Setup of oak:
## softmax_4
module softmax_4 (
    input wire clk,
    input wire reset,
    input wire start,
    input wire [15:0] in0, in1, in2, in3,     
    output reg [7:0] out0, out1, out2, out3, 
    output reg done
);
For scale: roughly 130 flip-flops, roughly 100 I/O pins, ~99000 um2 of cells after synthesis.
clock: 49.7 ns
lec_check: 0
cap_margin: 30
cell_pad_in_sites_detail_placement: 2
core_margin: 2
core_utilization: 40
cts_cluster_diameter: 390
max_routing_layer: met4
place_density: 0.48
slew_margin: 20
run.sh (not shown) runs the stock make flow with config.mk's settings and CLKGATE_MAP_FILE=.
The log for oak ends in detailed placement (3_5_place_dp) with error DPL-0033, so the run never completed.
> inputs changed (oak -> pine)
Settings: PLACE_DENSITY removed (was 0.48); CORE_UTILIZATION changed from 40 to 57; CELL_PAD_IN_SITES_DETAIL_PLACEMENT removed (was 2); CAP_MARGIN changed from 30 to 20; MAX_ROUTING_LAYER removed (was met4); CTS_CLUSTER_DIAMETER removed (was 390); the clock period (ns, I/O delays scaled along) changed from 49.7 to 49.1.
### Flow results
To summarise pine: no stage aborted, but the layout did not pass its checks, failing on negative setup slack.
Going from oak to pine, chip area estimate from yosys synthesis held steady; mux contribution to synthesized area held steady; synthesized cell count held steady.
Global placement routability congestion grows by a few percent when moving from oak to pine.
Die size delta (pine − oak): favourable
pine against oak: die outline height decreased by about 16% relative to the old numbers, placeable core region decreased by about 30% relative to the old numbers, number of placement rows decreased by 30 relative to the old numbers.
On async set or reset register ratio after synthesis, pine tracks oak almost exactly.
Re synthesized area: no difference whatsoever between pine and oak.
### pine -> birch
Settings: CORE_UTILIZATION changed from 57 to 70; the clock period (ns, I/O delays scaled along) changed from 49.1 to 46.3.
Results
For birch, the flow was terminated by a tool error in clock tree synthesis (4_1_cts) and produced no final design. Diff pine -> birch: cell area after technology mapping roughly the same; height of the chip lower; number of rows in the core area lower. What birch reported for die area has to be multiplied by 1.2 to get the figure for pine.


Starting RTL as in the previous note.
clock: 17.0 ns
lec_check: 0
cap_margin: 20
core_margin: 2
core_utilization: 70
cts_cluster_diameter: 205
cts_cluster_size: 33
setup_slack_margin: -1.74
slew_margin: 20
The first run failed in 5_1_grt, error GRT-0116.
Edit:
--- a/flow/config.mk
+++ b/flow/config.mk
@@ -11,3 +11,2 @@
-export CTS_CLUSTER_DIAMETER = 205
-export CTS_CLUSTER_SIZE = 33
-export SETUP_SLACK_MARGIN = -1.74
+export CTS_CLUSTER_SIZE = 36
+export SETUP_SLACK_MARGIN = 2.82
==> flow/constraint.sdc (replaced) <==
create_clock -name core_clock -period 19.9 [get_ports {clk}]
set_input_delay 3.9800 -clock core_clock [delete_from_list [all_inputs] [get_ports {clk}]]
set_output_delay 3.9800 -clock core_clock [all_outputs]
set_load 0.01 [all_outputs]
Result: With this change the flow failed in 4_1_cts with DPL-0033; die size does not change; area after synthesis does not change; synthesized cell count does not change.
Edit:
--- a/flow/config.mk
+++ b/flow/config.mk
@@ -10,3 +10 @@
-export CORE_UTILIZATION = 70
-export CTS_CLUSTER_SIZE = 36
-export SETUP_SLACK_MARGIN = 2.82
+export CORE_UTILIZATION = 58
==> flow/constraint.sdc (replaced) <==
create_clock -name core_clock -period 56.0 [get_ports {clk}]
set_input_delay 11.2000 -clock core_clock [delete_from_list [all_inputs] [get_ports {clk}]]
set_output_delay 11.2000 -clock core_clock [all_outputs]
set_load 0.01 [all_outputs]
Result:
- Now the flow completed with no timing, DRC or antenna violations
- synthesized cell count stays the same
- die size grows by 20%
- synthesized area stays the same
Edit:
--- a/flow/config.mk
+++ b/flow/config.mk
@@ -10 +10,3 @@
-export CORE_UTILIZATION = 58
+export CORE_UTILIZATION = 68
+export CTS_CLUSTER_DIAMETER = 351
+export CTS_CLUSTER_SIZE = 98
Effect: The new run finished with timing, DRC and antenna clean; setup slack degrades by 700 ps; sequential cell count is unchanged; maximum frequency falls by 1.3%; area after synthesis does not change; critical path depth falls by 3; via count rises by 3.9%; core utilization rises by 11 points; routed wire length rises by 4.1%.
Edit:
--- a/flow/config.mk
+++ b/flow/config.mk
@@ -10,3 +10 @@
-export CORE_UTILIZATION = 68
-export CTS_CLUSTER_DIAMETER = 351
-export CTS_CLUSTER_SIZE = 98
+export CORE_UTILIZATION = 40
==> flow/constraint.sdc (replaced) <==
create_clock -name core_clock -period 57.9 [get_ports {clk}]
set_input_delay 11.5800 -clock core_clock [delete_from_list [all_inputs] [get_ports {clk}]]
set_output_delay 11.5800 -clock core_clock [all_outputs]
set_load 0.01 [all_outputs]
=> Via count went down by 10%; setup slack gains 1700 ps.


## run A
softmax_4 again, from the RTL that the note above started with.
export LEC_CHECK = 0
export CAP_MARGIN = 25
export CELL_PAD_IN_SITES_GLOBAL_PLACEMENT = 1
export CORE_ASPECT_RATIO = 1.8
export CORE_MARGIN = 8
export CORE_UTILIZATION = 28
export GPL_TIMING_DRIVEN = 1
export MAX_ROUTING_LAYER = met4
export MIN_ROUTING_LAYER = met2
export PLACE_DENSITY_LB_ADDON = 0.24
export SLEW_MARGIN = 5
create_clock -name core_clock -period 73.5 [get_ports {clk}]
For run B, these inputs were changed with respect to run A:
# run A
export LEC_CHECK = 0
export CAP_MARGIN = 25
export CELL_PAD_IN_SITES_GLOBAL_PLACEMENT = 1
export CORE_ASPECT_RATIO = 1.8
export CORE_MARGIN = 8
export CORE_UTILIZATION = 28
export GPL_TIMING_DRIVEN = 1
export MAX_ROUTING_LAYER = met4
export MIN_ROUTING_LAYER = met2
export PLACE_DENSITY_LB_ADDON = 0.24
export SLEW_MARGIN = 5
create_clock -name core_clock -period 73.5 [get_ports {clk}]
# run B
export LEC_CHECK = 0
export CAP_MARGIN = 25
export CELL_PAD_IN_SITES_GLOBAL_PLACEMENT = 1
export CORE_ASPECT_RATIO = 1.8
export CORE_MARGIN = 2
export CORE_UTILIZATION = 64
export GPL_TIMING_DRIVEN = 1
export MAX_ROUTING_LAYER = met4
export MIN_ROUTING_LAYER = met1
export SLEW_MARGIN = 5
create_clock -name core_clock -period 56.9 [get_ports {clk}]
### Flow results
- Compared run B vs run A, and via count of the first global-routing pass is down in run B.
- Looking at launch point of the worst path, the exp2[1] result is from run A; the exp2[10] one comes from run B.
- Maximum number of pins on one net before global-route repair (run B vs. run A) increases by a little under 10%
- Going from run A to run B, routed wire length shrank by more than 10%.
- Diff run A -> run B: cell area up 8.1%; count of buffers not belonging to the clock network in the layout up 320%; post-layout minimum cycle time down 12.83 ns; synthesized netlist net count flat.
- Against run A, run B comes in 50 lower on diode insertion count for antenna repair.
Edits applied to the flow inputs when going from run B to run C:
# run B
export LEC_CHECK = 0
export CAP_MARGIN = 25
export CELL_PAD_IN_SITES_GLOBAL_PLACEMENT = 1
export CORE_ASPECT_RATIO = 1.8
export CORE_MARGIN = 2
export CORE_UTILIZATION = 64
export GPL_TIMING_DRIVEN = 1
export MAX_ROUTING_LAYER = met4
export MIN_ROUTING_LAYER = met1
export SLEW_MARGIN = 5
create_clock -name core_clock -period 56.9 [get_ports {clk}]
# run C
export LEC_CHECK = 0
export CAP_MARGIN = 20
export CORE_MARGIN = 2
export CORE_UTILIZATION = 57
export SLEW_MARGIN = 20
create_clock -name core_clock -period 48.8 [get_ports {clk}]
Notes after the runs:
- met4 as the top layer reached by signal wires was reported by run B, and met5 by run C.
- Run C gives more via count than run B did.
- Reported for run B and run C, sequential cell count turned out identical to the last digit.
- Per the comparison of run C with run B, routed wire length on met3 increased by 21% relative to the old numbers; non-clock buffer count increased by 190% relative to the old numbers; post-DP HPWL increased by about 5.5% relative to the old numbers.
- Diff run B -> run C: wire length picked up an extra 5.8%; aggregate global-route resource usage shows a reduction of 4.2 points.
- Run C finished every stage; the final checks, however, were not passed, the failures being setup timing.
Inputs modified between run C and run D:
# run C
export LEC_CHECK = 0
export CAP_MARGIN = 20
export CORE_MARGIN = 2
export CORE_UTILIZATION = 57
export SLEW_MARGIN = 20
create_clock -name core_clock -period 48.8 [get_ports {clk}]
# run D
export LEC_CHECK = 0
export ABC_AREA = 1
export CAP_MARGIN = 20
export CORE_MARGIN = 2
export CORE_UTILIZATION = 57
export CTS_CLUSTER_DIAMETER = 351
export CTS_CLUSTER_SIZE = 98
export SLEW_MARGIN = 20
create_clock -name core_clock -period 32.2 [get_ports {clk}]
STATUS run=run D STAGES=ALL_DONE FINAL_CHECKS=FAILED CAUSE=capacitance limit, slew limit, setup timing
Run D: met1 capacity usage during global routing is 3.1 points lower than what run C reported.
In run D relative to run C, instance count of the mapped netlist had gone up by more than 10%.
Compared with run C, run D shows a total routed wirelength that is about 7% higher.
Number of logic stages on the critical path including buffering is lower on run C


The RTL this note starts from:
==> flow/design.v <==
module softmax_4 (
    input wire clk,
    input wire reset,
    input wire start,
    input wire [15:0] in0, in1, in2, in3,     
    output reg [7:0] out0, out1, out2, out3, 
    output reg done
);
    parameter IDLE = 2'd0, EXP = 2'd1, DIVIDE = 2'd2, DONE = 2'd3;
    reg [1:0] state;
    reg [15:0] exp0, exp1, exp2, exp3;
    wire [17:0] sum_exp;
    reg [7:0] result0, result1, result2, result3;
    always @(posedge clk or posedge reset) begin
        if (reset)
            state <= IDLE;
        else begin
            case (state)
                IDLE:    state <= (start) ? EXP : IDLE;
                EXP:     state <= DIVIDE;
                DIVIDE:  state <= DONE;
                DONE:    state <= IDLE;
                default: state <= IDLE;
            endcase
        end
    end
    wire [31:0] x_sq0, x_sq1, x_sq2, x_sq3;
    assign x_sq0 = in0 * in0;
    assign x_sq1 = in1 * in1;
    assign x_sq2 = in2 * in2;
    assign x_sq3 = in3 * in3;
    assign sum_exp = exp0 + exp1 + exp2 + exp3;
    always @(posedge clk) begin
        if (reset) begin
            exp0 <= 0; exp1 <= 0; exp2 <= 0; exp3 <= 0;
            done <= 0;
        end else begin
            case (state)
                EXP: begin
                    exp0 <= 16'd256 + in0 + (x_sq0 >> 9);
                    exp1 <= 16'd256 + in1 + (x_sq1 >> 9);
                    exp2 <= 16'd256 + in2 + (x_sq2 >> 9);
                    exp3 <= 16'd256 + in3 + (x_sq3 >> 9);
                end
                DIVIDE: begin
                    if (sum_exp != 0) begin
                        result0 <= ({8'd0, exp0} * 24'd255) / sum_exp;
                        result1 <= ({8'd0, exp1} * 24'd255) / sum_exp;
                        result2 <= ({8'd0, exp2} * 24'd255) / sum_exp;
                        result3 <= ({8'd0, exp3} * 24'd255) / sum_exp;
                    end else begin
                        result0 <= 0;
                        result1 <= 0;
                        result2 <= 0;
                        result3 <= 0;
                    end
                end
                DONE: begin
                    out0 <= result0;
                    out1 <= result1;
                    out2 <= result2;
                    out3 <= result3;
                    done <= 1;
                end
                default: begin
                    done <= 0;
                end
            endcase
        end
    end
endmodule
export LEC_CHECK = 0
export CAP_MARGIN = 20
export CORE_MARGIN = 2
export CORE_UTILIZATION = 70
export CTS_CLUSTER_DIAMETER = 205
export CTS_CLUSTER_SIZE = 33
export SLEW_MARGIN = 20
create_clock -name core_clock -period 19.9 [get_ports {clk}]
The first run did not get past clock tree synthesis (4_1_cts).
Edit:
- CORE_UTILIZATION: 70 -> 40
- CTS_CLUSTER_DIAMETER: 205 -> default
- CTS_CLUSTER_SIZE: 33 -> default
- clock period: 19.9 -> 60.0 ns (I/O delays scaled with it)
The new run went through all stages and came out clean; die area went up by well over a third; synthesized area does not change; synthesized cell count stays the same.
Edit:
- CORE_UTILIZATION: 40 -> 63
- clock period: 60.0 -> 46.3 ns (I/O delays scaled with it)
Result: The new run died in global routing (5_1_grt) (GRT-0232). Area after synthesis is unchanged. Die size is lower by well over a third. Synthesized cell count stays the same.
Edit:
- CORE_UTILIZATION: 63 -> 40
- SETUP_SLACK_MARGIN: default -> 5.0
- clock period: 46.3 -> 57.9 ns (I/O delays scaled with it)
Outcome: The new run ran to the end with no violations; die size rises by well over a third; area after synthesis does not change; synthesized cell count is unchanged.
Edit:
- ABC_AREA: default -> 1
- CORE_UTILIZATION: 40 -> 59
- SETUP_SLACK_MARGIN: 5.0 -> default
- clock period: 57.9 -> 45.8 ns (I/O delays scaled with it)
Result:
- The changed run never finished: it broke off in global routing (5_1_grt) on GRT-0116
- synthesized area goes up by 1.8%
- synthesized cell count came out higher by 18%
- die area is lower by 31%
Edit:
- ABC_AREA: 1 -> default
- CORE_UTILIZATION: 59 -> 66
- clock period: 45.8 -> 19.9 ns (I/O delays scaled with it)
Outcome: The new run did not get past global routing (5_1_grt); die size is lower by about 12%; synthesized cell count drops by 15%; synthesized area falls by about 1.8%.
